===== flow/design.v =====
`timescale 1ns / 1ps
`default_nettype none
module Nbit_reg #(parameter n=1, r=0)
   (input  wire [n-1:0] in,
    output wire [n-1:0] out,
    input  wire         clk,
    input  wire         we,
    input  wire         gwe,
    input  wire         rst
    );
   reg [n-1:0] state;
   assign out = state;
   always @(posedge clk) 
     begin 
       if (gwe & rst) 
         state <= r;
       else if (gwe & we) 
         state <= in; 
     end
endmodule
module gp1(input wire a, b,
           output wire g, p);
   assign g = a & b;
   assign p = a | b;
endmodule
module gp4(input wire [3:0] gin, pin,
           input wire cin,
           output wire gout, pout,
           output wire [2:0] cout);
  assign pout = (&  pin [3:0]);
  assign gout = (gin[0] & pin[1] & pin[2] & pin[3]) |(gin[1] & pin[2] & pin[3])| (gin[2] & pin[3]) | gin[3];
  assign cout[0] = (gin[0] | pin[0] & cin); 
  assign cout[1] = (gin[1] | pin[1] & cout[0]);
  assign cout[2] = (gin[2] | pin[2] & cout[1]);
endmodule
module cla16
  (input wire [15:0]  a, b,
   input wire         cin,
   output wire [15:0] sum);
  wire [15:0] gin, pin;
  genvar i;
  for(i = 0; i < 16; i=i+1) begin
    gp1 g(.a(a[i]), .b(b[i]), .g(gin[i]), .p(pin[i]));
  end
  wire [15:0] cout;
  wire g30_1, p30_1;
  gpn #(4) gf1(.gin(gin[3:0]), .pin(pin[3:0]), .cin(cin), .gout(g30_1), .pout(p30_1), .cout(cout[2:0]));
  assign cout[3] = (cin & p30_1) | g30_1;
  wire g30_2, p30_2;
  gp4 gf2(.gin(gin[7:4]), .pin(pin[7:4]), .cin(cout[3]), .gout(g30_2), .pout(p30_2), .cout(cout[6:4]));
  assign cout[7] = (cout[3] & p30_2) | g30_2;
  wire g30_3, p30_3;
  gp4 gf3(.gin(gin[11:8]), .pin(pin[11:8]), .cin(cout[7]), .gout(g30_3), .pout(p30_3), .cout(cout[10:8]));
  assign cout[11] = (cout[7] & p30_3) | g30_3;
  wire g30_4, p30_4;
  gp4 gf4(.gin(gin[15:12]), .pin(pin[15:12]), .cin(cout[11]), .gout(g30_4), .pout(p30_4), .cout(cout[14:12]));
  assign cout[15] = (cout[11] & p30_4) | g30_4;
  assign sum[0] = a[0] ^ b[0] ^ cin;
  for(i = 1; i < 16; i = i + 1) begin
    assign sum[i] = a[i] ^ b[i] ^ cout[i - 1];
  end
endmodule
module gpn
  #(parameter N = 4)
  (input wire [N-1:0] gin, pin,
   input wire  cin,
   output wire gout, pout,
   output wire [N-2:0] cout);
  assign pout = (&  pin [N - 1:0]);
  wire [N-2: 0] temp;
  genvar i;
  for (i = 0; i < N-1; i = i + 1) begin
    assign temp[i] = gin[i] & (& pin[N-1:i+1]);
  end
  assign gout = (| temp [N-2:0]) | gin[N-1];
  assign cout[0] = (gin[0] | pin[0] & cin); 
  for(i = 0; i < N - 2; i = i + 1) begin
    assign cout[i + 1] = (gin[i + 1] | pin[i + 1] & cout[i]);
  end
endmodule
`timescale 1ns / 1ps
`default_nettype none
module lc4_divider(input  wire [15:0] i_dividend,
                   input  wire [15:0] i_divisor,
                   output wire [15:0] o_remainder,
                   output wire [15:0] o_quotient);
      wire [15:0] temp_rem [16:0];
      wire [15:0] temp_quot [16:0];
      wire [15:0] temp_div [16:0];
      assign temp_rem[0] = 16'b0;
      assign temp_quot[0] = 16'b0;
      assign temp_div[0] = i_dividend;
      genvar i;
      for (i = 0; i < 16; i = i + 1) begin
            lc4_divider_one_iter div_one_iter(.i_dividend(temp_div[i]),
                              .i_divisor(i_divisor),
                              .i_remainder(temp_rem[i]),
                              .i_quotient(temp_quot[i]),
                              .o_dividend(temp_div[i + 1]),
                              .o_remainder(temp_rem[i + 1]),
                              .o_quotient(temp_quot[i + 1]));
      end
      wire divisor_zero_check = (i_divisor == 16'b0);
      assign o_quotient = divisor_zero_check ? 16'b0 : temp_quot[16];
      assign o_remainder = divisor_zero_check ? 16'b0 : temp_rem[16];
endmodule  
module lc4_divider_one_iter(input  wire [15:0] i_dividend,
                            input  wire [15:0] i_divisor,
                            input  wire [15:0] i_remainder,
                            input  wire [15:0] i_quotient,
                            output wire [15:0] o_dividend,
                            output wire [15:0] o_remainder,
                            output wire [15:0] o_quotient);
      wire zerocheck = 0 == i_divisor;
      assign o_dividend = i_dividend << 1;
      wire [15:0] div_shift_t, a_comp_t, prequot, preremainder, tempquot, remshift;
      assign remshift = i_remainder << 1;
      assign div_shift_t = (i_dividend >> 15) & 1'b1;
      assign a_comp_t =  div_shift_t | remshift;
      wire select_t = a_comp_t < i_divisor;
      assign preremainder = (select_t ? a_comp_t : (a_comp_t - i_divisor));
      assign o_remainder = zerocheck ? 16'b0 : preremainder;
      assign tempquot = i_quotient << 1;
      assign prequot = (select_t ? tempquot : tempquot | 1'b1);
      assign o_quotient = zerocheck ? 16'b0 : prequot;
endmodule
`timescale 1ns / 1ps
`default_nettype none
module cla_input_rs (  
      input wire [15:0] insn,
      input wire [15:0] pc,
      input wire [15:0] r1,
      output wire [15:0] rs
);
      assign rs = (insn[15:12] == 4'd1) | (insn[15:12] == 4'd6) | (insn[15:12] == 4'd7) ? r1 : pc;
endmodule
module cla_input_rt (  
      input wire [15:0] insn,
      input wire [15:0] r2,
      input wire [15:0] imm11,
      input wire [15:0] imm5,
      input wire [15:0] uimm7,
      input wire [15:0] imm9,
      input wire [15:0] imm6,
      output wire [15:0] rt
);
      wire [15:0] mux1, mux2;
      assign mux1 = (insn[5:4] == 2'b00) ? r2 : ((insn[5:4] == 2'b01) ? ~r2 : imm5);
      assign mux2 = imm9;
      assign rt = (insn[15:12] == 4'b1100) ? imm11 : 
                  ((insn[15:12] == 4'b0001) ? mux1 : 
                   (insn[15:12] == 4'b0010) ? uimm7 :
                   (insn[15:12] == 4'b0000) ? mux2 :
                   (insn[15:12] == 4'b0110 | insn[15:12] == 4'b0111) ? imm6:
                   16'b0
                  );
endmodule
module cla_input_ci (
      input wire [15:0] insn,
      output wire cin
);
      wire mux_top = (insn[5:3] == 3'b010) ? ((insn[15:12] == 4'b0001) ? 1 : 0) : 0;
      wire mux_bot = (insn[15:12] == 4'b0000 | insn[15:12] == 4'b0100 | insn[15:12] == 4'b1100 | insn[15:12] == 4'b1111) ? 1 : 0;
      assign cin = mux_top | mux_bot;
endmodule
module comparators (
      input wire [15:0] insn,
      input wire [15:0] r1,
      input wire [15:0] r2,
      input wire [15:0] imm7,
      input wire [15:0] uimm7,
      output wire [15:0] comp_out
);
      wire [15:0] mux_rs = (insn[8:7] == 2'b00 | insn[8:7] == 2'b10) ? $signed(r1) : r1; 
      wire [15:0] mux_rt = (insn[8:7] == 2'b00) ? $signed(r2) : 
                        (insn[8:7] == 2'b01) ? r2 :
                        (insn[8:7] == 2'b10) ? imm7 :
                        uimm7;
      wire signed [15:0] signed_comp_out = ($signed(mux_rs) > $signed(mux_rt)) ? 16'b1 : ($signed(mux_rs) == $signed(mux_rt)) ? 16'b0 : 16'hFFFF;
      wire [15:0] unsigned_comp_out = (mux_rs > mux_rt) ? 16'b1 : (mux_rs == mux_rt) ? 16'b0 : 16'hFFFF;
      assign comp_out = (insn[8:7] == 2'b00 | insn[8:7] == 2'b10) ? signed_comp_out : unsigned_comp_out;
endmodule
module lc4_alu(input  wire [15:0] i_insn,
               input wire [15:0]  i_pc,
               input wire [15:0]  i_r1data,
               input wire [15:0]  i_r2data,
               output wire [15:0] o_result);
      wire [15:0] imm5, imm6, imm7, imm9, imm11, uimm4, uimm7, uimm8;
      assign uimm4 = {12'b0, i_insn[3:0]};
      assign uimm7 = {9'b0, i_insn[6:0]};
      assign uimm8 = {8'b0, i_insn[7:0]};
      assign imm5 = {{12{i_insn[4]}}, i_insn[3:0]};
      assign imm6 = {{11{i_insn[5]}}, i_insn[4:0]};
      assign imm7 = {{10{i_insn[6]}}, i_insn[5:0]};
      assign imm9 = {{8{i_insn[8]}}, i_insn[7:0]};
      assign imm11 = {{6{i_insn[10]}}, i_insn[9:0]};
      wire cla_cin;
      wire [15:0] cla_rt, cla_rs;
      cla_input_ci get_cin(.insn(i_insn), .cin(cla_cin));
      cla_input_rs get_rs(.insn(i_insn), .pc(i_pc), .r1(i_r1data), .rs(cla_rs));
      cla_input_rt get_rt(.insn(i_insn), .r2(i_r2data), .imm11(imm11), .imm5(imm5), .uimm7(uimm7), .imm9(imm9), .imm6(imm6), .rt(cla_rt));
      wire [15:0] cla_output;
      cla16 get_cla_out(.a(cla_rs), .b(cla_rt), .cin(cla_cin), .sum(cla_output));
      wire [15:0] mult_out = i_r1data * i_r2data;
      wire [15:0] div_out, mod_out;
      lc4_divider div(.i_dividend(i_r1data), .i_divisor(i_r2data), .o_remainder(mod_out), .o_quotient(div_out));
      wire [15:0] math_mux = (i_insn[5:3] == 3'b011) ? div_out : (i_insn[5:3] == 3'b001) ? mult_out : cla_output;
      wire [15:0] comp_result;
      comparators get_comp(.insn(i_insn), .r1(i_r1data), .r2(i_r2data), .imm7(imm7), .uimm7(uimm7), .comp_out(comp_result));
      wire signed [15:0] sra_temp = $signed(i_r1data) >>> uimm4;
      wire [15:0] shift_result = (i_insn[5:4] == 2'b00) ? (i_r1data << uimm4) : 
                              (i_insn[5:4] == 2'b01) ? sra_temp : 
                              (i_insn[5:4] == 2'b10) ? (i_r1data >> uimm4) : 
                              mod_out;
      wire [15:0] hiconst = (i_r1data & 8'hFF) | (uimm8 << 8);
      wire [15:0] trap = 16'h8000 | uimm8;
      wire [15:0] basic_log = (i_insn[5:3] == 3'b000) ? i_r1data & i_r2data :
                              (i_insn[5:3] == 3'b001) ? ~i_r1data :
                              (i_insn[5:3] == 3'b010) ? i_r1data | i_r2data :
                              (i_insn[5:3] == 3'b011) ? i_r1data ^ i_r2data :
                              i_r1data & imm5;
      wire [15:0] jsr_out =  (i_insn[11] == 1) ? ((i_pc & 16'h8000) | (i_insn[10:0] << 4)) : i_r1data;
      wire [15:0] jmp_out = (i_insn[11] == 1) ? cla_output : i_r1data;
      assign o_result =  (i_insn[15:12] == 4'b0100) ? jsr_out : 
                        (i_insn[15:12] == 4'b0101) ? basic_log : 
                        (i_insn[15:12] == 4'b1101) ? hiconst : 
                        (i_insn[15:12] == 4'b1111) ? trap :  
                        (i_insn[15:12] == 4'b1001) ? imm9 : 
                        (i_insn[15:12] == 4'b1010) ? shift_result : 
                        (i_insn[15:12] == 4'b0010) ? comp_result : 
                        (i_insn[15:12] == 4'b0001) ? math_mux : 
                        (i_insn[15:12] == 4'b1100) ? jmp_out : 
                        (i_insn[15:12] == 4'b0000) ? cla_output : 
                        (i_insn[15:12] == 4'b0110) ? cla_output : 
                        (i_insn[15:12] == 4'b0111) ? cla_output :
                        (i_insn[15:12] == 4'b1000) ? i_r1data : 
                        16'b0;
endmodule
`timescale 1ns / 1ps
`default_nettype none
module lc4_decoder(input  wire [15:0] insn,                
                   output wire [ 2:0] r1sel,               
                   output wire        r1re,                
                   output wire [ 2:0] r2sel,               
                   output wire        r2re,                
                   output wire [ 2:0] wsel,                
                   output wire        regfile_we,          
                   output wire        nzp_we,              
                   output wire        select_pc_plus_one,  
                   output wire        is_load,             
                   output wire        is_store,            
                   output wire        is_branch,           
                   output wire        is_control_insn      
                   );
   wire [3:0] opcode = insn[15:12];
   assign     is_branch = (opcode == 4'b0000 & insn != 0);
   wire       is_arith = (opcode == 4'b0001);
   wire       is_add = (is_arith & (insn[5:3] == 3'b000));
   wire       is_mul = (is_arith & (insn[5:3] == 3'b001));
   wire       is_sub = (is_arith & (insn[5:3] == 3'b010));
   wire       is_div = (is_arith & (insn[5:3] == 3'b011));
   wire       is_addi = (is_arith & insn[5]);
   wire       is_compare = (opcode == 4'b0010);
   wire       is_cmp = (is_compare & (insn[8:7] == 2'b00));
   wire       is_cmpu = (is_compare & (insn[8:7] == 2'b01));
   wire       is_cmpi = (is_compare & (insn[8:7] == 2'b10));
   wire       is_cmpiu = (is_compare & (insn[8:7] == 2'b11));
   wire       is_jsr = (insn[15:11] == 5'b01001);
   wire       is_jsrr = (insn[15:11] == 5'b01000);
   wire       is_logic = (opcode == 4'b0101);
   wire       is_and = (is_logic & (insn[5:3] == 3'b000));
   wire       is_not = (is_logic & (insn[5:3] == 3'b001));
   wire       is_or = (is_logic & (insn[5:3] == 3'b010));
   wire       is_xor = (is_logic & (insn[5:3] == 3'b011));
   wire       is_andi = (is_logic & insn[5]);
   wire       is_ldr = (opcode == 4'b0110);
   wire       is_str = (opcode == 4'b0111);
   wire       is_rti = (opcode == 4'b1000);
   wire       is_const = (opcode == 4'b1001);
   wire       is_shift = (opcode == 4'b1010);
   wire       is_sll = (is_shift & (insn[5:4] == 2'b00));
   wire       is_sra = (is_shift & (insn[5:4] == 2'b01));
   wire       is_srl = (is_shift & (insn[5:4] == 2'b10));
   wire       is_mod = (is_shift & (insn[5:4] == 2'b11));
   wire       is_jmpr = (insn[15:11] == 5'b11000);
   wire       is_jmp = (insn[15:11] == 5'b11001);
   wire       is_hiconst = (opcode == 4'b1101);
   wire       is_trap = (opcode == 4'b1111);
   assign r1sel = (is_compare | is_hiconst) ? insn[11:9] :   
                  (is_rti) ? 3'd7 : insn[8:6];
   assign r1re = is_arith | 
                 is_compare | 
                 is_jsrr | 
                 is_logic | 
                 is_ldr | 
                 is_str | 
                 is_rti | 
                 is_shift | 
                 is_jmpr |
                 is_hiconst
                 ;
   assign r2sel = (is_str) ? insn[11:9] : insn[2:0];  
   assign r2re = is_add | is_mul |  is_sub | is_div |
                 is_cmp | is_cmpu |
                 is_and | is_or | is_xor |
                 is_str |
                 is_mod;
   assign wsel = (is_jsr | is_jsrr | is_trap) ? 3'd7 : insn[11:9];   
   assign regfile_we = is_arith | is_jsr | is_jsrr | is_logic | is_ldr | is_const | is_shift | is_hiconst | is_trap;
   assign nzp_we = regfile_we | is_compare;
   assign select_pc_plus_one = is_trap | is_jsrr | is_jsr;
   assign is_load = is_ldr;
   assign is_store = is_str;
   assign is_control_insn =  is_jsr | is_jsrr | is_rti | is_jmpr | is_jmp | is_trap;
endmodule
`timescale 1ns / 1ps
`default_nettype none
module lc4_regfile #(parameter n = 16)
   (input  wire         clk,
    input  wire         gwe,
    input  wire         rst,
    input  wire [  2:0] i_rs,       
    output wire [n-1:0] o_rs_data,  
    input  wire [  2:0] i_rt,       
    output wire [n-1:0] o_rt_data,  
    input  wire [  2:0] i_rd,       
    input  wire [n-1:0] i_wdata,    
    input  wire         i_rd_we     
    );
    wire [8:0] registers_write_q;
    wire [16:0] o_data_temp [8:0];
    genvar i;
    for (i = 0; i < 8; i=i+1) begin
        assign registers_write_q[i] = (i_rd == i) & i_rd_we;
        Nbit_reg #(16, 0) thing_register(.in(i_wdata), .out(o_data_temp[i]), .clk(clk), .we(registers_write_q[i]), .gwe(gwe), .rst(rst));
    end
    assign o_rs_data = i_rs == 0 ? o_data_temp[0] :
                       i_rs == 1 ? o_data_temp[1] :
                       i_rs == 2 ? o_data_temp[2] :
                       i_rs == 3 ? o_data_temp[3] :
                       i_rs == 4 ? o_data_temp[4] :
                       i_rs == 5 ? o_data_temp[5] :
                       i_rs == 6 ? o_data_temp[6] :
                       o_data_temp[7];
    assign o_rt_data = i_rt == 0 ? o_data_temp[0] :
                       i_rt == 1 ? o_data_temp[1] :
                       i_rt == 2 ? o_data_temp[2] :
                       i_rt == 3 ? o_data_temp[3] :
                       i_rt == 4 ? o_data_temp[4] :
                       i_rt == 5 ? o_data_temp[5] :
                       i_rt == 6 ? o_data_temp[6] :
                       o_data_temp[7];
endmodule
`timescale 1ns / 1ps
`default_nettype none
module lc4_processor
   (input  wire        clk,                 
    input wire         rst,  
    input wire         gwe,  
    output wire [15:0] o_cur_pc,  
    input wire [15:0]  i_cur_insn,  
    output wire [15:0] o_dmem_addr,  
    input wire [15:0]  i_cur_dmem_data,  
    output wire        o_dmem_we,  
    output wire [15:0] o_dmem_towrite,  
    output wire [1:0]  test_stall,  
    output wire [15:0] test_cur_pc,  
    output wire [15:0] test_cur_insn,  
    output wire        test_regfile_we,  
    output wire [2:0]  test_regfile_wsel,  
    output wire [15:0] test_regfile_data,  
    output wire        test_nzp_we,  
    output wire [2:0]  test_nzp_new_bits,  
    output wire        test_dmem_we,  
    output wire [15:0] test_dmem_addr,  
    output wire [15:0] test_dmem_data,  
    input wire [7:0]   switch_data,  
    output wire [7:0]  led_data  
    );
   wire [15:0]   pc;       
   wire [15:0]   next_pc;  
   wire stall_load = is_load_X && ((r1sel_D_pre == wsel_X && r1re_D_pre) ||
                     ((r2sel_D_pre == wsel_X && r2re_D_pre) && ~is_store_D_pre));
   wire not_stall_q = ~stall_load && (~is_load_X || ~is_branch_D_pre);
   wire branched_q = (is_control_insn_X) || (is_branch_X & nzp_correct);
   wire [15:0] i_cur_insn_F = branched_q ? 16'b0 : i_cur_insn;
   wire [15:0] pc_F = branched_q ? 16'b0 : pc;
   wire [1:0] stall_F = branched_q ? 2'd2 : (not_stall_q ? 2'd0 : 2'd3);
   Nbit_reg #(16, 16'h8200) pc_reg (.in(next_pc), .out(pc), .clk(clk), .we(not_stall_q), .gwe(gwe), .rst(rst));
   wire [15:0] pc_D_pre, i_cur_insn_D_pre;
   Nbit_reg #(16, 16'h8200) pc_reg_D (.in(pc_F), .out(pc_D_pre), .clk(clk), .we(not_stall_q), .gwe(gwe), .rst(rst));
   Nbit_reg #(16, 16'b0) i_cur_insn_reg_D (.in(i_cur_insn_F), .out(i_cur_insn_D_pre), .clk(clk), .we(not_stall_q), .gwe(gwe), .rst(rst));
   wire [1:0] stall_D_pre;
   Nbit_reg #(2, 2'b10) stall_reg_D(.in(stall_F), .out(stall_D_pre), .clk(clk), .we(not_stall_q), .gwe(gwe), .rst(rst));
   wire [2:0] r1sel_D_pre, r2sel_D_pre, wsel_D_pre;
   wire r1re_D_pre, r2re_D_pre, regfile_we_D_pre, nzp_we_D_pre, select_pc_plus_one_D_pre, is_load_D_pre, is_store_D_pre, is_branch_D_pre, is_control_insn_D_pre;
   lc4_decoder decodermain(.insn(i_cur_insn_D_pre),  .r1sel(r1sel_D_pre), .r1re(r1re_D_pre), .r2sel(r2sel_D_pre), .r2re(r2re_D_pre), .wsel(wsel_D_pre), .regfile_we(regfile_we_D_pre), .nzp_we(nzp_we_D_pre), .select_pc_plus_one(select_pc_plus_one_D_pre), .is_load(is_load_D_pre), .is_store(is_store_D_pre), .is_branch(is_branch_D_pre), .is_control_insn(is_control_insn_D_pre));
   wire [15:0] o_rs_data1, o_rt_data1;
   lc4_regfile #(16) theregisterfile(.clk(clk), .gwe(gwe), .rst(rst),
    .i_rs(r1sel_D_pre),       
    .o_rs_data(o_rs_data1),  
    .i_rt(r2sel_D_pre),       
    .o_rt_data(o_rt_data1),  
    .i_rd_we(regfile_we_W),     
    .i_rd(wsel_W),       
    .i_wdata(i_wdata)    
    );
   wire[15:0] o_rs_data = (r1sel_D_pre == wsel_W) && regfile_we_W && r1re_D_pre ? i_wdata : o_rs_data1;
   wire[15:0] o_rt_data = (r2sel_D_pre == wsel_W) && regfile_we_W && r2re_D_pre ? i_wdata : o_rt_data1;
   wire [15:0] pc_plus_1, pc_plus_1_D;
   cla16 cla_one(.a(pc), .b(0), .cin(1), .sum(pc_plus_1));
   Nbit_reg #(16, 16'b0) pc_plus_one_reg_D(.in(pc_plus_1), .out(pc_plus_1_D), .clk(clk), .we(not_stall_q), .gwe(gwe), .rst(rst));
   wire r1re_D, r2re_D, regfile_we_D, nzp_we_D, select_pc_plus_one_D, is_load_D, is_store_D, is_branch_D, is_control_insn_D;
   wire nop_question = branched_q || ~not_stall_q;
   wire [15:0] pc_D = nop_question ? 16'b0 :  pc_D_pre;
   wire[15:0] i_cur_insn_D = nop_question ? 16'b0 :  i_cur_insn_D_pre;
   wire [2:0] r1sel_D,r2sel_D, wsel_D;
   assign r1sel_D = nop_question ? 3'b0 :  r1sel_D_pre;
   assign r2sel_D = nop_question ? 3'b0 :  r2sel_D_pre;
   assign wsel_D = nop_question ? 3'b0 :  wsel_D_pre;
   assign r1re_D = nop_question ? 1'b0 :  r1re_D_pre;
   assign r2re_D = nop_question ? 1'b0 :  r2re_D_pre;
   assign regfile_we_D = nop_question ? 1'b0 :  regfile_we_D_pre;
   assign select_pc_plus_one_D = nop_question ? 1'b0 :  select_pc_plus_one_D_pre;
   assign is_load_D = nop_question ? 1'b0 : is_load_D_pre;
   assign is_store_D = nop_question ? 1'b0 :  is_store_D_pre;
   assign is_branch_D = nop_question ? 1'b0 :  is_branch_D_pre;
   assign is_control_insn_D = nop_question ? 1'b0 :  is_control_insn_D_pre;
   assign nzp_we_D = nop_question ? 1'b0 :  nzp_we_D_pre;
   wire [1:0] stall_D = branched_q ? 2'b10 : (not_stall_q ? stall_D_pre : 2'b11);
   wire [1:0] stall_X;
   wire [2:0] r1sel_X,r2sel_X, wsel_X;
   wire r1re_X, r2re_X, regfile_we_X, nzp_we_X, select_pc_plus_one_X, is_load_X, is_store_X, is_branch_X, is_control_insn_X;
   wire [15:0] pc_X, o_rs_data_X, o_rt_data_X, i_cur_insn_X, pc_plus_1_X;
   Nbit_reg #(2, 2'b10) stall_reg_X(.in(stall_D), .out(stall_X), .clk(clk), .we(1'b1), .gwe(gwe), .rst(rst));
   Nbit_reg #(16, 16'h8200) pc_reg_X (.in(pc_D), .out(pc_X), .clk(clk), .we(1'b1), .gwe(gwe), .rst(rst));
   Nbit_reg #(16, 0) reg_rs_X (.in(o_rs_data), .out(o_rs_data_X), .clk(clk), .we(1'b1), .gwe(gwe), .rst(rst));
   Nbit_reg #(16, 0) reg_rt_X (.in(o_rt_data), .out(o_rt_data_X), .clk(clk), .we(1'b1), .gwe(gwe), .rst(rst));
   Nbit_reg #(16, 16'b0) pc_plus_one_reg_X(.in(pc_plus_1_D), .out(pc_plus_1_X), .clk(clk), .we(1'b1), .gwe(gwe), .rst(rst));
   Nbit_reg #(3, 0) r1sel_reg_X (.in(r1sel_D), .out(r1sel_X), .clk(clk), .we(1'b1), .gwe(gwe), .rst(rst));
   Nbit_reg #(3, 0) r2sel_reg_X (.in(r2sel_D), .out(r2sel_X), .clk(clk), .we(1'b1), .gwe(gwe), .rst(rst));
   Nbit_reg #(3, 0) wsel_reg_X (.in(wsel_D), .out(wsel_X), .clk(clk), .we(1'b1), .gwe(gwe), .rst(rst));
   Nbit_reg #(1, 0) r1re_reg_X (.in(r1re_D), .out(r1re_X), .clk(clk), .we(1'b1), .gwe(gwe), .rst(rst));
   Nbit_reg #(1, 0) r2re_reg_X (.in(r2re_D), .out(r2re_X), .clk(clk), .we(1'b1), .gwe(gwe), .rst(rst));
   Nbit_reg #(1, 0) regfile_we_reg_X (.in(regfile_we_D), .out(regfile_we_X), .clk(clk), .we(1'b1), .gwe(gwe), .rst(rst));
   Nbit_reg #(1, 0) nzp_we_reg_X (.in(nzp_we_D), .out(nzp_we_X), .clk(clk), .we(1'b1), .gwe(gwe), .rst(rst));
   Nbit_reg #(1, 0) select_pc_plus_one_reg_X (.in(select_pc_plus_one_D), .out(select_pc_plus_one_X), .clk(clk), .we(1'b1), .gwe(gwe), .rst(rst));
   Nbit_reg #(1, 0) is_load_reg_X (.in(is_load_D), .out(is_load_X), .clk(clk), .we(1'b1), .gwe(gwe), .rst(rst));
   Nbit_reg #(1, 0) is_store_reg_X (.in(is_store_D), .out(is_store_X), .clk(clk), .we(1'b1), .gwe(gwe), .rst(rst));
   Nbit_reg #(1, 0) is_branch_reg_X (.in(is_branch_D), .out(is_branch_X), .clk(clk), .we(1'b1), .gwe(gwe), .rst(rst));
   Nbit_reg #(1, 0) is_control_insn_reg_X (.in(is_control_insn_D), .out(is_control_insn_X), .clk(clk), .we(1'b1), .gwe(gwe), .rst(rst));
   Nbit_reg #(16, 0) i_cur_insn_reg_X (.in(i_cur_insn_D), .out(i_cur_insn_X), .clk(clk), .we(1'b1), .gwe(gwe), .rst(rst));
   wire [15:0] bypass_r1_1 = (r1sel_X == wsel_W) && regfile_we_W ? i_wdata : o_rs_data_X;
   wire [15:0] bypass_r2_1 = (r2sel_X == wsel_W) && regfile_we_W ? i_wdata : o_rt_data_X;
   wire [15:0] bypass_r1_full = (r1sel_X == wsel_M) && regfile_we_M ? alu_result_M : bypass_r1_1;
   wire [15:0] bypass_r2_full = (r2sel_X == wsel_M) && regfile_we_M ? alu_result_M : bypass_r2_1;
   wire [15:0] alu_result;
   lc4_alu alu_main(.i_insn(i_cur_insn_X), .i_pc(pc_X), .i_r1data(bypass_r1_full), .i_r2data(bypass_r2_full),
               .o_result(alu_result));
   wire [1:0] stall_M;
   Nbit_reg #(2, 2'b10) stall_reg_M(.in(stall_X), .out(stall_M), .clk(clk), .we(1'b1), .gwe(gwe), .rst(rst));
   wire [15:0] pc_M;
   Nbit_reg #(16, 16'h8200) pc_reg_M (.in(pc_X), .out(pc_M), .clk(clk), .we(1'b1), .gwe(gwe), .rst(rst));
   wire [15:0] o_rs_data_M;
   wire [15:0] o_rt_data_M_1;
   wire [15:0] alu_result_M;
   Nbit_reg #(16, 0) reg_rs_M (.in(bypass_r1_full), .out(o_rs_data_M), .clk(clk), .we(1'b1), .gwe(gwe), .rst(rst));
   Nbit_reg #(16, 0) reg_rt_M (.in(bypass_r2_full), .out(o_rt_data_M_1), .clk(clk), .we(1'b1), .gwe(gwe), .rst(rst));
   Nbit_reg #(16, 0) alu_result_reg_M (.in(alu_result), .out(alu_result_M), .clk(clk), .we(1'b1), .gwe(gwe), .rst(rst));
   wire[15:0] pc_plus_1_M;
   Nbit_reg #(16, 16'b0) pc_plus_one_reg_M(.in(pc_plus_1_X), .out(pc_plus_1_M), .clk(clk), .we(1'b1), .gwe(gwe), .rst(rst));
   wire [15:0] i_cur_insn_M;
   wire [2:0] r1sel_M, r2sel_M, wsel_M;
   wire r1re_M, r2re_M, regfile_we_M, nzp_we_M, select_pc_plus_one_M, is_load_M, is_store_M, is_branch_M, is_control_insn_M;
   Nbit_reg #(3, 0) r1sel_reg_M (.in(r1sel_X), .out(r1sel_M), .clk(clk), .we(1'b1), .gwe(gwe), .rst(rst));
   Nbit_reg #(3, 0) r2sel_reg_M (.in(r2sel_X), .out(r2sel_M), .clk(clk), .we(1'b1), .gwe(gwe), .rst(rst));
   Nbit_reg #(3, 0) wsel_reg_M (.in(wsel_X), .out(wsel_M), .clk(clk), .we(1'b1), .gwe(gwe), .rst(rst));
   Nbit_reg #(1, 0) r1re_reg_M (.in(r1re_X), .out(r1re_M), .clk(clk), .we(1'b1), .gwe(gwe), .rst(rst));
   Nbit_reg #(1, 0) r2re_reg_M (.in(r2re_X), .out(r2re_M), .clk(clk), .we(1'b1), .gwe(gwe), .rst(rst));
   Nbit_reg #(1, 0) regfile_we_reg_M (.in(regfile_we_X), .out(regfile_we_M), .clk(clk), .we(1'b1), .gwe(gwe), .rst(rst));
   Nbit_reg #(1, 0) nzp_we_reg_M (.in(nzp_we_X), .out(nzp_we_M), .clk(clk), .we(1'b1), .gwe(gwe), .rst(rst));
   Nbit_reg #(1, 0) select_pc_plus_one_reg_M (.in(select_pc_plus_one_X), .out(select_pc_plus_one_M), .clk(clk), .we(1'b1), .gwe(gwe), .rst(rst));
   Nbit_reg #(1, 0) is_load_reg_M (.in(is_load_X), .out(is_load_M), .clk(clk), .we(1'b1), .gwe(gwe), .rst(rst));
   Nbit_reg #(1, 0) is_store_reg_M (.in(is_store_X), .out(is_store_M), .clk(clk), .we(1'b1), .gwe(gwe), .rst(rst));
   Nbit_reg #(1, 0) is_branch_reg_M (.in(is_branch_X), .out(is_branch_M), .clk(clk), .we(1'b1), .gwe(gwe), .rst(rst));
   Nbit_reg #(1, 0) is_control_insn_reg_M (.in(is_control_insn_X), .out(is_control_insn_M), .clk(clk), .we(1'b1), .gwe(gwe), .rst(rst));
   Nbit_reg #(16, 0) i_cur_insn_reg_M (.in(i_cur_insn_X), .out(i_cur_insn_M), .clk(clk), .we(1'b1), .gwe(gwe), .rst(rst));
   wire [15:0] o_rt_data_M =  regfile_we_W && is_store_M && r2sel_M == wsel_W ? i_wdata : o_rt_data_M_1;
   wire [15:0] o_dmem_towrite_M = is_store_M ? o_rt_data_M : 16'b0;
   wire o_dmem_we_M = is_store_M;
   wire [15:0] o_dmem_addr_M = (is_load_M | is_store_M) ? alu_result_M : 16'b0;
   assign o_dmem_we = o_dmem_we_M;
   assign o_dmem_addr = o_dmem_addr_M;
   assign o_dmem_towrite = o_dmem_towrite_M;
   wire [15:0] i_cur_dmem_data_M = i_cur_dmem_data;
   Nbit_reg #(2, 2'b10) stall_reg_W(.in(stall_M), .out(test_stall), .clk(clk), .we(1'b1), .gwe(gwe), .rst(rst));
   wire [15:0] o_dmem_addr_W, o_dmem_towrite_W, i_cur_dmem_data_W;
   wire o_dmem_we_W;
   Nbit_reg #(16, 0) o_dem_addr_reg_W (.in(o_dmem_addr_M), .out(o_dmem_addr_W), .clk(clk), .we(1'b1), .gwe(gwe), .rst(rst));
   Nbit_reg #(16, 0) o_dem_towrite_reg_W (.in(o_dmem_towrite_M), .out(o_dmem_towrite_W), .clk(clk), .we(1'b1), .gwe(gwe), .rst(rst));
   Nbit_reg #(1, 0) o_dem_we_reg_W (.in(o_dmem_we_M), .out(o_dmem_we_W), .clk(clk), .we(1'b1), .gwe(gwe), .rst(rst));
   Nbit_reg #(16, 0) i_cur_dmem_data_reg_W (.in(i_cur_dmem_data_M), .out(i_cur_dmem_data_W), .clk(clk), .we(1'b1), .gwe(gwe), .rst(rst));
   wire[15:0] pc_plus_1_W;
   Nbit_reg #(16, 16'b0) pc_plus_one_reg_W(.in(pc_plus_1_M), .out(pc_plus_1_W), .clk(clk), .we(1'b1), .gwe(gwe), .rst(rst));
   wire [15:0] pc_W;
   Nbit_reg #(16, 16'h8200) pc_reg_W (.in(pc_M), .out(pc_W), .clk(clk), .we(1'b1), .gwe(gwe), .rst(rst));
   wire [15:0] o_rs_data_W;
   wire [15:0] o_rt_data_W;
   wire [15:0] alu_result_W;
   Nbit_reg #(16, 0) reg_rs_W (.in(o_rs_data_M), .out(o_rs_data_W), .clk(clk), .we(1'b1), .gwe(gwe), .rst(rst));
   Nbit_reg #(16, 0) reg_rt_W (.in(o_rt_data_M), .out(o_rt_data_W), .clk(clk), .we(1'b1), .gwe(gwe), .rst(rst));
   Nbit_reg #(16, 0) alu_result_reg_W (.in(alu_result_M), .out(alu_result_W), .clk(clk), .we(1'b1), .gwe(gwe), .rst(rst));
   wire [15:0] i_cur_insn_W;
   wire [2:0] r1sel_W, r2sel_W, wsel_W;
   wire r1re_W, r2re_W, regfile_we_W, nzp_we_W, select_pc_plus_one_W, is_load_W, is_store_W, is_branch_W, is_control_insn_W;
   Nbit_reg #(3, 0) r1sel_reg_W (.in(r1sel_M), .out(r1sel_W), .clk(clk), .we(1'b1), .gwe(gwe), .rst(rst));
   Nbit_reg #(3, 0) r2sel_reg_W (.in(r2sel_M), .out(r2sel_W), .clk(clk), .we(1'b1), .gwe(gwe), .rst(rst));
   Nbit_reg #(3, 0) wsel_reg_W (.in(wsel_M), .out(wsel_W), .clk(clk), .we(1'b1), .gwe(gwe), .rst(rst));
   Nbit_reg #(1, 0) r1re_reg_W (.in(r1re_M), .out(r1re_W), .clk(clk), .we(1'b1), .gwe(gwe), .rst(rst));
   Nbit_reg #(1, 0) r2re_reg_W (.in(r2re_M), .out(r2re_W), .clk(clk), .we(1'b1), .gwe(gwe), .rst(rst));
   Nbit_reg #(1, 0) regfile_we_reg_W (.in(regfile_we_M), .out(regfile_we_W), .clk(clk), .we(1'b1), .gwe(gwe), .rst(rst));
   Nbit_reg #(1, 0) nzp_we_reg_W (.in(nzp_we_M), .out(nzp_we_W), .clk(clk), .we(1'b1), .gwe(gwe), .rst(rst));
   Nbit_reg #(1, 0) select_pc_plus_one_reg_W (.in(select_pc_plus_one_M), .out(select_pc_plus_one_W), .clk(clk), .we(1'b1), .gwe(gwe), .rst(rst));
   Nbit_reg #(1, 0) is_load_reg_W (.in(is_load_M), .out(is_load_W), .clk(clk), .we(1'b1), .gwe(gwe), .rst(rst));
   Nbit_reg #(1, 0) is_store_reg_W (.in(is_store_M), .out(is_store_W), .clk(clk), .we(1'b1), .gwe(gwe), .rst(rst));
   Nbit_reg #(1, 0) is_branch_reg_W (.in(is_branch_M), .out(is_branch_W), .clk(clk), .we(1'b1), .gwe(gwe), .rst(rst));
   Nbit_reg #(1, 0) is_control_insn_reg_W (.in(is_control_insn_M), .out(is_control_insn_W), .clk(clk), .we(1'b1), .gwe(gwe), .rst(rst));
   Nbit_reg #(16, 0) i_cur_insn_reg_W (.in(i_cur_insn_M), .out(i_cur_insn_W), .clk(clk), .we(1'b1), .gwe(gwe), .rst(rst));
   wire [15:0] nzp_new_bits_input = is_control_insn_X ? pc_plus_1_X : alu_result;
   wire [2:0] nzp_new_bits = ($signed(nzp_new_bits_input) == 0) ? 3'b010 : 
                        ($signed(nzp_new_bits_input) > 0) ? 3'b001 :
                        3'b100;
   wire nzp_from_load = is_load_M && ~(nzp_we_X && ~is_load_X);
   wire [2:0] nzp_load_bits = ($signed(i_cur_dmem_data) == 0) ? 3'b010 :
                              ($signed(i_cur_dmem_data) > 0) ? 3'b001 :
                              3'b100;
   wire [2:0] nzp_reg_in = nzp_from_load ? nzp_load_bits : nzp_new_bits;
   wire [2:0] nzp_new_bits_M;
   Nbit_reg #(3, 0) nzp_reg_M (.in(nzp_new_bits), .out(nzp_new_bits_M), .clk(clk), .we(1'b1), .gwe(gwe), .rst(rst));
   wire [2:0] nzp_new_bits_W;
   Nbit_reg #(3, 0) nzp_reg_W (.in(nzp_new_bits_M), .out(nzp_new_bits_W), .clk(clk), .we(1'b1), .gwe(gwe), .rst(rst));
   wire nzp_correct = i_cur_insn_X[11] == 1 & nzp_old_bits == 3'b100 | 
                     i_cur_insn_X[10] == 1 & nzp_old_bits == 3'b010 |
                     i_cur_insn_X[9] == 1 & nzp_old_bits == 3'b001;
   wire [2:0] nzp_old_bits;
   Nbit_reg #(3, 0) nzp_reg (.in(nzp_reg_in), .out(nzp_old_bits), .clk(clk), .we(nzp_we_X | is_load_M), .gwe(gwe), .rst(rst));
   assign next_pc = (branched_q) ? alu_result : pc_plus_1;
   wire [15:0] alu_datamem_output = is_load_W ? i_cur_dmem_data_W : alu_result_W;
   wire [15:0] i_wdata = (select_pc_plus_one_W ? pc_plus_1_W : alu_datamem_output);
   assign test_cur_pc = pc_W;
   assign test_cur_insn = i_cur_insn_W;
   assign test_regfile_wsel = wsel_W;
   assign test_regfile_data = regfile_we_W ? i_wdata : 16'b0;
   assign test_nzp_we = nzp_we_W;
   assign test_dmem_we = is_store_W;
   assign test_nzp_new_bits = is_load_W ? ($signed(i_cur_dmem_data_W) == 0) ? 3'b010 : 
                        ($signed(i_cur_dmem_data_W) > 0) ? 3'b001 :
                        3'b100 : nzp_new_bits_W;
   assign test_dmem_addr = o_dmem_addr_W;
   assign test_dmem_data = is_store_W ? o_dmem_towrite_W : (is_load_W ? i_cur_dmem_data_W : 16'b0);
   assign test_regfile_we = regfile_we_W;
   assign o_cur_pc = pc;
endmodule
`timescale 1ns / 1ps
`default_nettype none
module lc4_core
   (input  wire        clk,
    input  wire        rst,
    output wire [15:0] o_cur_pc,
    input  wire [15:0] i_cur_insn,
    output wire [15:0] o_dmem_addr,
    input  wire [15:0] i_cur_dmem_data,
    output wire        o_dmem_we,
    output wire [15:0] o_dmem_towrite,
    output wire [1:0]  test_stall,
    output wire [15:0] test_cur_pc,
    output wire [15:0] test_cur_insn,
    output wire        test_regfile_we,
    output wire [2:0]  test_regfile_wsel,
    output wire [15:0] test_regfile_data,
    output wire        test_nzp_we,
    output wire [2:0]  test_nzp_new_bits,
    output wire        test_dmem_we,
    output wire [15:0] test_dmem_addr,
    output wire [15:0] test_dmem_data
    );
   wire [7:0] led_unused;
   lc4_processor proc (.clk(clk), .rst(rst), .gwe(1'b1),
                       .o_cur_pc(o_cur_pc), .i_cur_insn(i_cur_insn),
                       .o_dmem_addr(o_dmem_addr), .i_cur_dmem_data(i_cur_dmem_data),
                       .o_dmem_we(o_dmem_we), .o_dmem_towrite(o_dmem_towrite),
                       .test_stall(test_stall), .test_cur_pc(test_cur_pc),
                       .test_cur_insn(test_cur_insn), .test_regfile_we(test_regfile_we),
                       .test_regfile_wsel(test_regfile_wsel), .test_regfile_data(test_regfile_data),
                       .test_nzp_we(test_nzp_we), .test_nzp_new_bits(test_nzp_new_bits),
                       .test_dmem_we(test_dmem_we), .test_dmem_addr(test_dmem_addr),
                       .test_dmem_data(test_dmem_data),
                       .switch_data(8'd0), .led_data(led_unused));
endmodule

===== flow/constraint.sdc =====
create_clock -name core_clock -period 40.0 [get_ports {clk}]
set_input_delay 8.0000 -clock core_clock [delete_from_list [all_inputs] [get_ports {clk}]]
set_output_delay 8.0000 -clock core_clock [all_outputs]
set_load 0.01 [all_outputs]

===== flow/run.sh =====
#!/bin/bash
# the make line also repeats each setting of config.mk as NAME=value (left out here)
make -C /OpenROAD-flow-scripts/flow DESIGN_CONFIG=/design/flow/config.mk WORK_HOME=/design/flow/orfs CLKGATE_MAP_FILE= finish

===== flow/config.mk =====
export PLATFORM = sky130hd
export DESIGN_NAME = lc4_core
export DESIGN_NICKNAME = lc4_core
export VERILOG_FILES = /design/flow/design.v
export SDC_FILE = /design/flow/constraint.sdc
export NUM_CORES = 4
export LEC_CHECK = 0
export ABC_AREA = 1
export CAP_MARGIN = 20
export CORE_MARGIN = 4
export CORE_UTILIZATION = 34
export CTS_CLUSTER_DIAMETER = 293
export CTS_CLUSTER_SIZE = 20
export PLACE_DENSITY = 0.36
export SLEW_MARGIN = 0

==> node_exporter_impl.prom, run 1 <==
# HELP chip_impl_metric Yosys and OpenROAD flow results
# TYPE chip_impl_metric gauge
chip_impl_info{name="outcome",value="timing/DRC/antenna clean"} 1
chip_impl_metric{name="post_synth_inst_count",unit=""} 6351
chip_impl_metric{name="nets_finish",unit=""} 6937
chip_impl_metric{name="gpl.final_weighted_congestion",unit=""} 0.955
chip_impl_metric{name="initialDrtViolationCount",unit=""} 3410
chip_impl_metric{name="crit_arrival",unit="ns"} 36.88
chip_impl_metric{name="fp-utilization",unit=""} 0.343
chip_impl_metric{name="worst_r2r_path_depth",unit=""} 257
chip_impl_metric{name="edf_count",unit=""} 0
chip_impl_metric{name="clock.latency.late_pin",unit="ns"} 0.69
chip_impl_metric{name="yosys_chip_area",unit="mm²"} 0.0426
chip_impl_metric{name="yosys-mux-area-fraction",unit=""} 0.00117
chip_impl_metric{name="adder_share",unit=""} 0.164
chip_impl_metric{name="unique_masters_post_synth",unit=""} 72
chip_impl_metric{name="fillerInstances",unit=""} 13600
chip_impl_info{name="crit_path_top_delay_cell",value="sky130_fd_sc_hd__dfxtp_2"} 1
chip_impl_metric{name="finalWirelength",unit="µm"} 189000
chip_impl_metric{name="stage_log_warnings",unit=""} 81
chip_impl_metric{name="largest_net_degree_at_the_start_of_global_routing",unit=""} 94
chip_impl_metric{name="antenna_violating_nets_post_route",unit=""} 0
chip_impl_metric{name="htreeDepth",unit=""} 1
chip_impl_info{name="netlist_logic_family_top",value="simple AND/OR/NAND/NOR gates"} 1
chip_impl_metric{name="post_route_cell_area",unit="mm²"} 0.0474
chip_impl_metric{name="clk_path_buf_depth",unit=""} 3
chip_impl_metric{name="aoi_share",unit=""} 0.214
chip_impl_metric{name="ys_async_sr_fraction",unit=""} 0
chip_impl_metric{name="post_dp_cell_area",unit="mm²"} 0.0462
chip_impl_metric{name="wl_met1",unit="µm"} 83700
chip_impl_metric{name="place.port_buffers",unit=""} 173
chip_impl_info{name="synth_top_cell_by_area",value="sky130_fd_sc_hd__dfxtp_1"} 1
chip_impl_metric{name="tightestPinTransition",unit="ns"} 1.09
chip_impl_metric{name="critical_path_required",unit="ns"} 40.53
chip_impl_metric{name="ys_cells",unit=""} 6351
chip_impl_metric{name="viasPerCell",unit=""} 5.29
chip_impl_metric{name="cap_viol_max_count",unit=""} 0
chip_impl_metric{name="critical_path.max_fanout",unit=""} 14
chip_impl_metric{name="chipHeight",unit="µm"} 362
chip_impl_metric{name="synth.cellmix.xorXnorShare",unit=""} 0.0351
chip_impl_metric{name="cts_num_sinks",unit=""} 515
chip_impl_metric{name="critical_path_buf_inv_count",unit=""} 37
chip_impl_metric{name="finalWorstPathRequiredPeriod",unit="ns"} 36.35
chip_impl_info{name="clk_root_buffer_cell",value="sky130_fd_sc_hd__clkbuf_16"} 1
chip_impl_metric{name="final-setup-viol-count",unit=""} 0
chip_impl_metric{name="floorplan.rows",unit=""} 129
chip_impl_metric{name="clk_pin_slew_worst_paths",unit="ns"} 0.10
chip_impl_metric{name="clock_skew",unit="ns"} 0.0618
chip_impl_info{name="critical_path.top_delay_family",value="AND-OR/OR-AND gates"} 1
chip_impl_metric{name="ioPinCount",unit=""} 174
chip_impl_info{name="timing.hold.worst_endpoint",value="proc.pc_plus_one_reg_W.state[12]$_SDFF_PP0_"} 1
chip_impl_metric{name="avgSynthCellArea",unit="µm²"} 6.71
chip_impl_metric{name="numPlacedInstances",unit=""} 7998
chip_impl_metric{name="postSynthSeqShare",unit=""} 0.242
chip_impl_info{name="synth_dominant_cell_count",value="sky130_fd_sc_hd__nand2_1"} 1
chip_impl_metric{name="antenna_found_initial",unit=""} 8
chip_impl_metric{name="first_global_vias",unit=""} 42200
chip_impl_metric{name="detail_route.first_pass.iterations",unit=""} 8
chip_impl_metric{name="ff2ff_setup_slack",unit="ns"} 3.65
chip_impl_info{name="synth.cells.most_frequent",value="sky130_fd_sc_hd__nand2_1 (1,144), sky130_fd_sc_hd__inv_1 (896), sky130_fd_sc_hd__nor2_1 (634), sky130_fd_sc_hd__o21ai_0 (616), sky130_fd_sc_hd__a21oi_1 (550)"} 1
chip_impl_metric{name="inserted_clock_buffers",unit=""} 30
chip_impl_info{name="dr.max_layer_used",value="met5"} 1
chip_impl_metric{name="grt_overflow",unit=""} 0
chip_impl_metric{name="area_of_the_core",unit="mm²"} 0.124
chip_impl_metric{name="max_freq",unit="GHz"} 0.0275
chip_impl_metric{name="floorplan.die.width",unit="µm"} 362
chip_impl_info{name="worstReg2RegStart",value="proc.wsel_reg_W.state[0]$_SDFF_PP0_"} 1
chip_impl_info{name="critical_setup_path_class",value="reg2reg"} 1
chip_impl_metric{name="area_delta_synth_final",unit="%"} 11.2
chip_impl_metric{name="final-instance-count-excl-fill",unit=""} 8049
chip_impl_metric{name="ys_ff",unit=""} 515
chip_impl_metric{name="vias",unit=""} 42600
chip_impl_info{name="critical_path.endpoint_type",value="register"} 1
chip_impl_metric{name="drcViolationCount",unit=""} 0
chip_impl_info{name="path_common_cell",value="sky130_fd_sc_hd__nand2_1"} 1
chip_impl_metric{name="cp.depth",unit=""} 257
chip_impl_metric{name="finalHoldViolations",unit=""} 0
chip_impl_metric{name="met3_length",unit="µm"} 9340
chip_impl_info{name="top_reg_cell_synth",value="sky130_fd_sc_hd__dfxtp_1"} 1
chip_impl_info{name="tritoncts",value="built"} 1
chip_impl_metric{name="relSlewSlack",unit=""} 0.276
chip_impl_info{name="min-delay-path-class",value="reg2reg"} 1
chip_impl_info{name="hold_path.startpoint",value="proc.pc_plus_one_reg_M.state[12]$_SDFF_PP0_"} 1
chip_impl_metric{name="globalRouteTotalUtil",unit=""} 0.279
chip_impl_metric{name="max_slew_violation_count",unit=""} 0
chip_impl_info{name="crit_path_start_kind",value="register"} 1
chip_impl_metric{name="die_area",unit="mm²"} 0.131
chip_impl_info{name="area_leaders",value="sky130_fd_sc_hd__dfxtp_1 (24%), sky130_fd_sc_hd__ha_1 (11%), sky130_fd_sc_hd__nand2_1 (10%)"} 1
chip_impl_metric{name="route.met2.wl",unit="µm"} 89100
chip_impl_metric{name="post-synth-top-area-fraction",unit=""} 0.242
chip_impl_metric{name="simple_gate_share",unit=""} 0.229
chip_impl_metric{name="grt_pass1_wl",unit="µm"} 278000
chip_impl_metric{name="routed_wire_length_per_instance",unit="µm"} 23.5
chip_impl_metric{name="critical_path.max_stage_delay",unit="ns"} 0.48
chip_impl_metric{name="synth.cell_area",unit="mm²"} 0.0426
chip_impl_metric{name="timing.final.crit_share",unit=""} 0.909
chip_impl_info{name="critical_path.endpoint",value="proc.nzp_reg_M.state[0]$_SDFF_PP0_"} 1
chip_impl_info{name="critical_path.reg2reg.endpoint",value="proc.nzp_reg_M.state[0]$_SDFF_PP0_"} 1
chip_impl_metric{name="ys_warnings",unit=""} 10
chip_impl_metric{name="holdPathStages",unit=""} 2
chip_impl_info{name="crit_startpoint",value="proc.wsel_reg_W.state[0]$_SDFF_PP0_"} 1
chip_impl_metric{name="post-dp-hpwl",unit="µm"} 144000
[metal layers]
metal  vias to the layer above  track usage
met5                         -            0
met4                         8       0.0943
met3                       306       0.0321
met2                      1247        0.478
met1                     20100        0.366
li1                      20900            -
[final cells by class]
| cell class | instances | area (µm²) | area share |
|---|---|---|---|
| multi-input cells | 4601 | 27800 | 0.587 |
| flip-flops and latches | 515 | 10300 | 0.218 |
| inverters | 949 | 3590 | 0.0759 |
| repair buffers | 309 | 2770 | 0.0584 |
| well taps | 1637 | 2050 | 0.0432 |
| clock buffers | 30 | 751 | 0.0158 |
| clock inverters | 4 | 62.6 | 0.00132 |
| diodes | 3 | 7.51 | 0.000158 |
| repair inverters | 1 | 5.00 | 0.000106 |
[per-stage QoR]
stage	TNS [ns]	utilization	setup slack (ns)	hold WS (ns)
3_5_place_dp	-2.64	0.372	-0.474	0.393
6_report	0	0.382	3.65	0.402
3_3_place_gp	0	0.372	0.819	0.391
5_1_grt	-0.161	0.382	-0.0679	0.419
2_1_floorplan	0	-	7.17	0.388
4_1_cts	0	0.379	0.0694	0.405
[what timing repair did]
item | 4_1_cts | 5_1_grt
gates resized | 7 | 91
gates cloned | 0 | 1
endpoints found under the setup margin | 25 | 38
pin swaps | 0 | 6
setup buffers | 0 | 13
hold buffers | 0 | 0
==> run 2, diff against run 1 <==
Settings changed: ABC_AREA 1 to not set, CAP_MARGIN 20 to 25, CORE_ASPECT_RATIO set to 0.57, CORE_MARGIN 4 to 2, CORE_UTILIZATION 34 to 55, CTS_CLUSTER_DIAMETER 293 to not set, CTS_CLUSTER_SIZE 20 to 32, PLACE_DENSITY 0.36 to not set, PLACE_DENSITY_LB_ADDON set to 0.27, SLEW_MARGIN 0 to 20.
Clock period 40.0 ns to 51.1 ns, I/O delays scaled along.
==> run 2 against run 1 <==
- clock skew is 0.034 ns lower
- setup slack improved by 1.4 ns
- synthesized cell count decreased by 2.2%
==> node_exporter_impl.prom, run 2 <==
# HELP chip_impl_metric Yosys and OpenROAD flow results
# TYPE chip_impl_metric gauge
chip_impl_info{name="outcome",value="timing/DRC/antenna clean"} 1
chip_impl_metric{name="viasPerCell",unit=""} 6.74
chip_impl_metric{name="cts_resizes",unit=""} 0
chip_impl_metric{name="worst_r2r_path_depth",unit=""} 152
chip_impl_metric{name="ys_cells",unit=""} 6209
chip_impl_metric{name="cp.depth",unit=""} 152
chip_impl_metric{name="finalHoldViolations",unit=""} 0
chip_impl_metric{name="clk_path_buf_depth",unit=""} 3
chip_impl_info{name="synth.cells.most_frequent",value="sky130_fd_sc_hd__nand2_1 (912), sky130_fd_sc_hd__nor2_1 (625), sky130_fd_sc_hd__a21oi_1 (552), sky130_fd_sc_hd__dfxtp_1 (515), sky130_fd_sc_hd__ha_1 (389)"} 1
chip_impl_metric{name="cap_viol_max_count",unit=""} 0
chip_impl_metric{name="globalRouteTotalUtil",unit=""} 0.462
chip_impl_metric{name="stage_log_warnings",unit=""} 86
chip_impl_metric{name="finalSetupTns",unit="ns"} 0
chip_impl_metric{name="floorplan.rows",unit=""} 80
chip_impl_metric{name="post_synth_inst_count",unit=""} 6209
chip_impl_info{name="synth_dominant_cell_count",value="sky130_fd_sc_hd__nand2_1"} 1
chip_impl_metric{name="gpl.final_weighted_congestion",unit=""} 1.11
chip_impl_metric{name="yosys-mux-area-fraction",unit=""} 0.0320
chip_impl_info{name="tritoncts",value="built"} 1
chip_impl_metric{name="max_freq",unit="GHz"} 0.0217
chip_impl_info{name="min-delay-path-class",value="reg2reg"} 1
chip_impl_metric{name="clk_pin_slew_worst_paths",unit="ns"} 0.08
chip_impl_metric{name="postCtsSetupBuffers",unit=""} 0
chip_impl_metric{name="ff2ff_setup_slack",unit="ns"} 5.04
chip_impl_metric{name="fp-utilization",unit=""} 0.553
chip_impl_info{name="hold_path.startpoint",value="proc.is_store_reg_X.state$_SDFF_PP0_"} 1
chip_impl_metric{name="post-synth-top-area-fraction",unit=""} 0.224
chip_impl_metric{name="first_global_vias",unit=""} 44000
chip_impl_metric{name="largest_net_degree_at_the_start_of_global_routing",unit=""} 200
chip_impl_metric{name="chipHeight",unit="µm"} 222
chip_impl_metric{name="clock.latency.late_pin",unit="ns"} 0.59
chip_impl_info{name="clk_root_buffer_cell",value="sky130_fd_sc_hd__clkbuf_16"} 1
chip_impl_info{name="critical_path.top_delay_family",value="AND-OR/OR-AND gates"} 1
chip_impl_info{name="critical_path.endpoint_type",value="register"} 1
chip_impl_metric{name="antenna_violating_nets_post_route",unit=""} 0
chip_impl_info{name="critical_setup_path_class",value="reg2reg"} 1
chip_impl_metric{name="critical_path_buf_inv_count",unit=""} 11
chip_impl_metric{name="fillerInstances",unit=""} 7516
chip_impl_metric{name="cts_num_sinks",unit=""} 515
chip_impl_metric{name="postSynthSeqShare",unit=""} 0.224
chip_impl_metric{name="post-dp-hpwl",unit="µm"} 156000
chip_impl_metric{name="vias",unit=""} 49600
chip_impl_metric{name="simple_gate_share",unit=""} 0.236
chip_impl_metric{name="clock_skew",unit="ns"} 0.0279
chip_impl_metric{name="finalWorstPathRequiredPeriod",unit="ns"} 46.06
chip_impl_metric{name="critical_path.max_fanout",unit=""} 32
chip_impl_metric{name="inserted_clock_buffers",unit=""} 40
chip_impl_metric{name="yosys_chip_area",unit="mm²"} 0.0460
chip_impl_metric{name="place.port_buffers",unit=""} 173
chip_impl_metric{name="detail_route.first_pass.iterations",unit=""} 8
chip_impl_metric{name="avgSynthCellArea",unit="µm²"} 7.41
chip_impl_info{name="path_common_cell",value="sky130_fd_sc_hd__nor2_1"} 1
chip_impl_metric{name="aoi_share",unit=""} 0.251
chip_impl_info{name="crit_path_top_delay_cell",value="sky130_fd_sc_hd__o31ai_1"} 1
chip_impl_metric{name="max_slew_violation_count",unit=""} 0
chip_impl_metric{name="critical_path_required",unit="ns"} 51.57
chip_impl_metric{name="edf_count",unit=""} 0
chip_impl_metric{name="finalWirelength",unit="µm"} 209000
chip_impl_info{name="synth_top_cell_by_area",value="sky130_fd_sc_hd__dfxtp_1"} 1
chip_impl_metric{name="die_area",unit="mm²"} 0.0861
chip_impl_info{name="timing.hold.worst_endpoint",value="proc.is_store_reg_M.state$_SDFF_PP0_"} 1
chip_impl_metric{name="synth.cellmix.xorXnorShare",unit=""} 0.0448
chip_impl_metric{name="synth.cell_area",unit="mm²"} 0.0460
chip_impl_metric{name="final-setup-viol-count",unit=""} 0
chip_impl_metric{name="ys_warnings",unit=""} 10
chip_impl_metric{name="timing.final.crit_share",unit=""} 0.901
chip_impl_metric{name="area_delta_synth_final",unit="%"} 9.85
chip_impl_metric{name="antenna_found_initial",unit=""} 14
chip_impl_metric{name="tightestPinTransition",unit="ns"} 1.33
chip_impl_metric{name="crit_arrival",unit="ns"} 46.54
chip_impl_metric{name="cts-hold-fix-buffers",unit=""} 0
chip_impl_metric{name="unique_masters_post_synth",unit=""} 105
chip_impl_metric{name="initialDrtViolationCount",unit=""} 7551
chip_impl_metric{name="ioPinCount",unit=""} 174
chip_impl_metric{name="area_of_the_core",unit="mm²"} 0.0833
chip_impl_metric{name="holdPathStages",unit=""} 1
chip_impl_info{name="crit_startpoint",value="proc.wsel_reg_W.state[1]$_SDFF_PP0_"} 1
chip_impl_metric{name="ys_ff",unit=""} 515
chip_impl_metric{name="critical_path.max_stage_delay",unit="ns"} 0.99
chip_impl_metric{name="relSlewSlack",unit=""} 0.110
chip_impl_metric{name="drcViolationCount",unit=""} 0
chip_impl_metric{name="routed_wire_length_per_instance",unit="µm"} 28.4
chip_impl_metric{name="adder_share",unit=""} 0.152
chip_impl_info{name="unrepaired_setup_endpoints_after_global_routing",value="false"} 1
chip_impl_metric{name="grt_pass1_wl",unit="µm"} 298000
chip_impl_metric{name="ys_async_sr_fraction",unit=""} 0
chip_impl_metric{name="grt_overflow",unit=""} 0
chip_impl_info{name="worstReg2RegStart",value="proc.wsel_reg_W.state[1]$_SDFF_PP0_"} 1
chip_impl_info{name="netlist_logic_family_top",value="AND-OR/OR-AND gates"} 1
chip_impl_info{name="top_reg_cell_synth",value="sky130_fd_sc_hd__dfxtp_1"} 1
chip_impl_metric{name="floorplan.die.width",unit="µm"} 387
chip_impl_metric{name="final_core_occ",unit=""} 0.607
chip_impl_info{name="crit_path_start_kind",value="register"} 1
chip_impl_info{name="area_leaders",value="sky130_fd_sc_hd__dfxtp_1 (22%), sky130_fd_sc_hd__ha_1 (11%), sky130_fd_sc_hd__nand2_1 (7.4%)"} 1
chip_impl_info{name="critical_path.endpoint",value="proc.nzp_reg.state[3]$_DFF_P_"} 1
chip_impl_metric{name="nets_finish",unit=""} 6744
chip_impl_metric{name="htreeDepth",unit=""} 2
chip_impl_info{name="critical_path.reg2reg.endpoint",value="proc.nzp_reg.state[3]$_DFF_P_"} 1
-- run 2: final cells by class --
| type | instances | area, µm² | share of cell area |
|---|---|---|---|
| Antenna cell | 12 | 30.0 | 0.000594 |
| Multi-Input combinational cell | 5019 | 33200 | 0.656 |
| Clock inverter | 23 | 354 | 0.00700 |
| Clock buffer | 51 | 1110 | 0.0220 |
| Sequential cell | 515 | 10300 | 0.204 |
| Inverter | 285 | 1070 | 0.0212 |
| Tap cell | 1107 | 1390 | 0.0274 |
| Timing Repair Buffer | 353 | 3140 | 0.0620 |
-- run 2: per-layer routing --
layer	share of wire	track usage	wire [µm]
met1	0.43	0.669	89100
met2	0.35	0.562	73400
met3	0.19	0.273	40000
met4	0.030	0.108	6170
met5	0.0028	0.0160	592
-- run 2: stage by stage --
step / worst slack [ns] / hold WS, ns / area, µm² / std cells
6_report: 5.04 / 0.424 / 50600 / 7365
5_1_grt: 2.62 / 0.444 / 50500 / 7357
4_1_cts: 6.98 / 0.419 / 50400 / 7346
3_5_place_dp: 7.17 / 0.404 / 49000 / 7272
3_3_place_gp: 7.96 / 0.401 / 48900 / 7269
2_1_floorplan: 14.18 / 0.389 / 46100 / 6215
